==> v37: inputs <==
// apollo_top
module apollo_top(
	input clk,
   input rst_n,
	input rs232_rx,	 
	output rs232_tx,	 
	input[7:0] in_ad_data,
	output out_ad_clk,
	output Sftclk,
	output Lchclk,
	output SDout,
	output test1,
	output test2
    );
wire[7:0] tx_in;
wire tx_write;
wire[7:0] rx_out;
wire rx_over;
my_uart	uart(	.clk(clk),
					.rst_n(rst_n),
					.rs232_rx(rs232_rx),
					.rs232_tx(rs232_tx),
					.tx_in(tx_in),
					.tx_write(tx_write),
					.rx_out(rx_out),
					.rx_over(rx_over)
					);
wire[7:0] recv_in;
wire recv_write;
wire recv_en;
wire recv_rst;
wire [7:0] scode;
wire scode_rdy;
wire [7:0] level;
controller controller(	.clk(clk),
								.rst_n(rst_n),
								.rx_out(rx_out),
								.rx_over(rx_over),
								.recv_in(recv_in),
								.recv_write(recv_write),
								.tx_in(tx_in),
								.tx_write(tx_write),
								.recv_ce(recv_en),
								.recv_rst(recv_rst),
								.scode(scode),
								.scode_rdy(scode_rdy),
								.level(level)
								);
segment_driver segment(	.clk(clk),
								.rst_n(rst_n),
								.bin({2'b00, scode}),
								.refresh(scode_rdy),
								.Sftclk(Sftclk),
								.Lchclk(Lchclk),
								.SDout(SDout));
wire[7:0] ad_data_in;
wire ad_data_rdy;
  ...
clock: 4.38 ns
lec_check: 0
cap_margin: 25
core_margin: 2
core_utilization: 72
cts_cluster_diameter: 28
cts_cluster_size: 47
place_density_lb_addon: 0.0
setup_slack_margin: 1.29
slew_margin: 20
run.sh (not shown) runs the stock make flow with config.mk's settings and CLKGATE_MAP_FILE=.
==> inputs of v11, as changes to v37 <==
Settings changed: CAP_MARGIN 25 to 20, CORE_UTILIZATION 72 to 68, CTS_CLUSTER_DIAMETER 28 to default, CTS_CLUSTER_SIZE 47 to default, PLACE_DENSITY_LB_ADDON 0.0 to default, SETUP_SLACK_MARGIN 1.29 to default.
==> flow/constraint.sdc (replaced) <==
create_clock -name core_clock -period 7.86 [get_ports {clk}]
set_input_delay 1.5720 -clock core_clock [delete_from_list [all_inputs] [get_ports {clk}]]
set_output_delay 1.5720 -clock core_clock [all_outputs]
set_load 0.01 [all_outputs]
==> inputs of v10, as changes to v37 <==
Settings changed: CAP_MARGIN 25 to 20, CORE_UTILIZATION 72 to 40, CTS_CLUSTER_DIAMETER 28 to default, CTS_CLUSTER_SIZE 47 to default, PLACE_DENSITY from default to 0.6, PLACE_DENSITY_LB_ADDON 0.0 to default, SETUP_SLACK_MARGIN 1.29 to default.
==> flow/constraint.sdc (replaced) <==
create_clock -name core_clock -period 7.88 [get_ports {clk}]
set_input_delay 1.5760 -clock core_clock [delete_from_list [all_inputs] [get_ports {clk}]]
set_output_delay 1.5760 -clock core_clock [all_outputs]
set_load 0.01 [all_outputs]
==> results <==
Flip-flop count is the same in v10 and v37.
Between v10 and v11, the lower clock-buffer cell count is in v11 (gap 11).
Against v11, the critical path depth of v10 is higher by 2.
Between v10 and v11, the lower total power is in v11 (gap 2.6%, measured against v11).
Of v11 and v37, v37 has the higher clock skew (gap 0.014 ns).
Of v11 and v10, v10 has the higher hold slack (gap 0.0035 ns).
==> figures <==
                                                             v37          v11          v10
Fraction of met3 tracks used by global routing            5.216%       3.903%       2.721%
Setup skew after layout                               0.04176 ns   0.02794 ns   0.03325 ns
Count of vias placed by the detailed router               34,920       32,090       32,140
Worst hold path class                                   in2async      reg2reg      reg2reg
Cell Rows                                                    103          106          138
Global-route wire length before repair                191,300 um   157,800 um   164,100 um
Fraction of standard cell area in multi-input logic       32.17%       34.40%       33.67%
Status                          no timing/DRC/antenna violations  no timing/DRC/antenna violations  no timing/DRC/antenna violations
Worst relative slew slack                                 32.16%       29.50%       25.70%
Worst hold stages                                              -            0            0
Final design area excluding fillers                  68,020 um^2  62,810 um^2  64,170 um^2
Final nets                                                 4,717        4,542        4,553
Required time of the critical path                       3.50 ns      6.29 ns      6.30 ns
Global routing met2 resource utilization                  47.25%       32.65%       20.61%


==> v9 <==
apollo_top again, from the RTL that the note above started with.
Settings: LEC_CHECK=0, CAP_MARGIN=20, CELL_PAD_IN_SITES_GLOBAL_PLACEMENT=3, CORE_ASPECT_RATIO=0.78, CORE_MARGIN=2, CORE_UTILIZATION=57, GPL_TIMING_DRIVEN=1, MIN_ROUTING_LAYER=met2, PLACE_DENSITY_LB_ADDON=0.06, SETUP_SLACK_MARGIN=-0.13, SLEW_MARGIN=40; clock period 20.0 ns.
==> inputs of v2, as changes to v9 <==
Settings changed: CELL_PAD_IN_SITES_GLOBAL_PLACEMENT 3 to default, CORE_ASPECT_RATIO 0.78 to default, CORE_UTILIZATION 57 to 72, GPL_TIMING_DRIVEN 1 to default, MIN_ROUTING_LAYER met2 to default, PLACE_DENSITY_LB_ADDON 0.06 to 0.0, SETUP_SLACK_MARGIN -0.13 to 1.33, SLEW_MARGIN 40 to 20.
==> flow/constraint.sdc (replaced) <==
create_clock -name core_clock -period 4.48 [get_ports {clk}]
set_input_delay 0.8960 -clock core_clock [delete_from_list [all_inputs] [get_ports {clk}]]
set_output_delay 0.8960 -clock core_clock [all_outputs]
set_load 0.01 [all_outputs]
==> inputs of v16, as changes to v9 <==
Settings changed: CELL_PAD_IN_SITES_GLOBAL_PLACEMENT 3 to default, CORE_ASPECT_RATIO 0.78 to default, CORE_UTILIZATION 57 to 40, GPL_TIMING_DRIVEN 1 to default, MIN_ROUTING_LAYER met2 to default, PLACE_DENSITY from default to 0.6, PLACE_DENSITY_LB_ADDON 0.06 to default, SETUP_SLACK_MARGIN -0.13 to default, SLEW_MARGIN 40 to 20.
==> flow/constraint.sdc (replaced) <==
create_clock -name core_clock -period 4.95 [get_ports {clk}]
set_input_delay 0.9900 -clock core_clock [delete_from_list [all_inputs] [get_ports {clk}]]
set_output_delay 0.9900 -clock core_clock [all_outputs]
set_load 0.01 [all_outputs]
==> inputs of v14, as changes to v9 <==
Settings changed: ABC_AREA from default to 0, CELL_PAD_IN_SITES_DETAIL_PLACEMENT from default to 2, CORE_ASPECT_RATIO 0.78 to default, CORE_MARGIN 2 to 5, CORE_UTILIZATION 57 to 52, CTS_CLUSTER_SIZE from default to 50, GPL_TIMING_DRIVEN 1 to 0, HOLD_SLACK_MARGIN from default to 0.27, PLACE_DENSITY_LB_ADDON 0.06 to 0.25, SETUP_SLACK_MARGIN -0.13 to 2.37, SLEW_MARGIN 40 to 30.
==> results <==
v2 completed without violations. v16 completed without violations. v14 completed without violations. v9 did not get past 3_1_place_gp_skip_io.
In v16 the critical path depth is higher than in v2, by 2.
Of v2 and v16, v16 has the higher count of clock-buffer cells in the layout (gap 10).
Hold slack: v14 > v2 > v16.
Of v14 and v2, v14 has the higher non-clock buffer count (gap 158).
Via count: v16 < v2 < v14.
Against v16, the global-route usage of v2 is higher by 12 points.
First-iteration DRC count, lowest first: v16, v2, v14.
Register-to-register slack: v14 is higher than v16 (14 ns).
Between v14 and v16, the lower clock skew is in v16 (gap 0.0028 ns).
Routed wire length: v14 > v2 > v16.
Power and IR drop assume default switching activity.
